Setup of the previous run:
// Dmac_Top
module Dmac_Top (
    input  logic        clk,
    input  logic        rst,
    input  logic        write,
    input  logic        HSel,
    input  logic [1:0]  STrans,
    input  logic [31:0] HWData,
    input  logic [31:0] HAddr,
    input  logic [31:0] MRData,
    input  logic        HReady,
    input  logic [1:0]  M_HResp,
    output logic HReadyOut,
    output logic [1:0] S_HResp,
    input  logic [1:0]  DmacReq,      
    input  logic        Bus_Grant,   
    output logic [31:0] MAddress,
    output logic [31:0] MWData,
    output logic [3:0]  MBurst_Size,
    output logic        MWrite,
    output logic [1:0]  MTrans,
    output logic [3:0]  MWStrb,
    output logic        Bus_Req,
    output logic        Interrupt,
    output logic [1:0]  ReqAck
);
    logic con_sel, con_en, irq, con_new_sel, C_config;
    logic hold;
    logic channel_en_1, channel_en_2;
    Dmac_Main_Datapath datapath_inst (
        .clk            (clk),
        .rst            (rst),
        .write          (write),
        .HSel           (HSel),
        .STrans         (STrans),
        .channel_en_1   (channel_en_1),
        .channel_en_2   (channel_en_2),
        .HWData         (HWData),
        .HAddr          (HAddr),
        .MRData         (MRData),
        .HReady         (HReady),
        .M_HResp          (M_HResp),
        .con_en         (con_en),
        .con_sel        (con_sel),
        .C_config       (C_config),
        .irq            (irq),
  ...
Settings: LEC_CHECK=0, CAP_MARGIN=20, CORE_MARGIN=10, CORE_UTILIZATION=40, CTS_CLUSTER_DIAMETER=392, GPL_ROUTABILITY_DRIVEN=0, GPL_TIMING_DRIVEN=0, MAX_ROUTING_LAYER=met4, PLACE_DENSITY_LB_ADDON=0.18, SLEW_MARGIN=20; clock period 8.44 ns.
run.sh (not shown) runs the stock make flow with config.mk's settings and CLKGATE_MAP_FILE=.
The previous run went all the way through synthesis, placement and routing and the layout is clean on timing, DRC and antenna.
diff inputs: the previous run => the current run
- putting PLACE_DENSITY at 0.6 where nothing was set
- swapping 10 for 2 in CORE_MARGIN
- putting CTS_CLUSTER_SIZE at 100 where nothing was set
- clearing GPL_TIMING_DRIVEN, which used to be 0
- clearing GPL_ROUTABILITY_DRIVEN, which used to be 0
- clearing PLACE_DENSITY_LB_ADDON, which used to be 0.18
- clearing MAX_ROUTING_LAYER, which used to be met4
- clearing CTS_CLUSTER_DIAMETER, which used to be 392
- swapping 40 for 61 in CORE_UTILIZATION
- swapping 8.44 for 7.7 in the clock period (ns, I/O delays scaled along)
==> comparison <==
- The previous run: full flow OK, the timing, DRC and antenna checks passed
- The current run completed; timing, DRC and antenna clean
- Minimum hold slack delta (the current run − the previous run): favourable
- From the previous run to the current run the numbers moved as follows: tally of clock buffers in the finished layout down about 6%, cell row count down 28, global-route met1 utilization up 14 points.

---

build 53:
Dmac_Top again, from the RTL that the note above started with.
export LEC_CHECK = 0
export CAP_MARGIN = 20
export CORE_ASPECT_RATIO = 0.53
export CORE_MARGIN = 2
export CORE_UTILIZATION = 72
export CTS_CLUSTER_SIZE = 48
export PLACE_DENSITY = 0.65
export SETUP_SLACK_MARGIN = 1.47
export SLEW_MARGIN = 20
create_clock -name core_clock -period 5.34 [get_ports {clk}]
Here is what was changed in the inputs of build 29 compared with build 53.
Settings: changing PLACE_DENSITY from 0.65 to 0.6; removing CTS_CLUSTER_SIZE (formerly 48); removing SETUP_SLACK_MARGIN (formerly 1.47); changing CORE_UTILIZATION from 72 to 57; removing CORE_ASPECT_RATIO (formerly 0.53); changing the clock period (ns, I/O delays scaled along) from 5.34 to 5.59.
--- outcome ---
- The final reports for build 29 and build 53 show instance area after placement higher in the former.
- Maximum vdd drop of build 29 falls short of that of build 53 by more than 10%.
- Build 29 has met2 demand-to-capacity share in global routing below what build 53 had.
The following lists how build 9 was set up differently from build 29:
Settings: CTS_CLUSTER_DIAMETER newly set to 271; PLACE_DENSITY changed from 0.6 to 0.77; the clock period (ns, I/O delays scaled along) changed from 5.59 to 2.62.
--- outcome ---
Completing all stages was not enough for build 9: its layout failed the final checks because of negative setup slack.
Build 29 finished every step from synthesis to the final layout, and the layout passed the timing, DRC and antenna checks.
Lower met1 usage goes to build 29 over build 9.
Looking at capturing element of the worst setup path, the MWData[1] result is from build 29; the MWData[18] one comes from build 9.
Compared with build 29, build 9 shows a critical path depth that is 4 higher.
The total wire length of build 9 is higher than that of build 29.
Between build 29 and build 9, relative contribution of the clock network to total power is higher for build 29, build 9 comes in under that.
Compared with build 29, in build 9 share of power burned in combinational logic moved up, worst-case setup slack after placement now sits lower, minimum setup slack in the final design fell 1950 ps, power rose by about 120%.

---

Dmac_Top again, from the RTL that the note above started with.
clock: 6.15 ns
lec_check: 0
cap_margin: 40
cell_pad_in_sites_detail_placement: 2
cell_pad_in_sites_global_placement: 2
core_aspect_ratio: 1.26
core_margin: 10
core_utilization: 40
cts_cluster_diameter: 279
gpl_routability_driven: 0
gpl_timing_driven: 1
max_routing_layer: met4
place_density_lb_addon: 0.04
slew_margin: 15
Rerun with:
CAP_MARGIN = 20   (was 40)
CELL_PAD_IN_SITES_DETAIL_PLACEMENT = unset   (was 2)
CELL_PAD_IN_SITES_GLOBAL_PLACEMENT = unset   (was 2)
CORE_ASPECT_RATIO = unset   (was 1.26)
CTS_CLUSTER_DIAMETER = unset   (was 279)
GPL_TIMING_DRIVEN = unset   (was 1)
PLACE_DENSITY = 0.5   (was unset)
PLACE_DENSITY_LB_ADDON = unset   (was 0.04)
SLEW_MARGIN = 20   (was 15)
clock period = 8.44 ns   (was 6.15 ns; I/O delays follow)
=> The new run went through all stages and came out clean; setup slack is better by 920 ps; via count shrinks by a few percent; wire length falls by roughly a tenth; synthesized area does not change; global-route usage drops by 3.3 points; count of clock-buffer cells in the layout goes up by 16; register-to-register slack gets better by 1400 ps; cell area goes down slightly; synthesized cell count does not change; sequential share of layout area rose by 0.90 points; power drops by a quarter to a third.
Rerun with:
CORE_MARGIN = 2   (was 10)
CORE_UTILIZATION = 44   (was 40)
GPL_ROUTABILITY_DRIVEN = unset   (was 0)
MAX_ROUTING_LAYER = unset   (was met4)
PLACE_DENSITY = 0.6   (was 0.5)
clock period = 5.41 ns   (was 8.44 ns; I/O delays follow)
Worst hold slack gets worse by 8.0 ps.
Critical path depth rises by 3.
Final area rises by about 1.7%.
Via count rises by about 4.5%.
Synthesized area does not change.
Non-clock buffer count is higher by 86.
Rerun with:
CORE_UTILIZATION = 40   (was 44)
clock period = 10.1 ns   (was 5.41 ns; I/O delays follow)
Outcome:
- The new run went through all stages and came out clean
- worst setup slack improved by 1500 ps
- register-to-register slack gains 3800 ps
- synthesized cell count does not change
- critical path depth drops by 1
- global-route usage decreases by 3.2 points
- sequential power decreases by well over a third
- via count is lower by a few percent
- clock-buffer cell count grows by 8
Power is estimated from default activity; no workload was simulated.
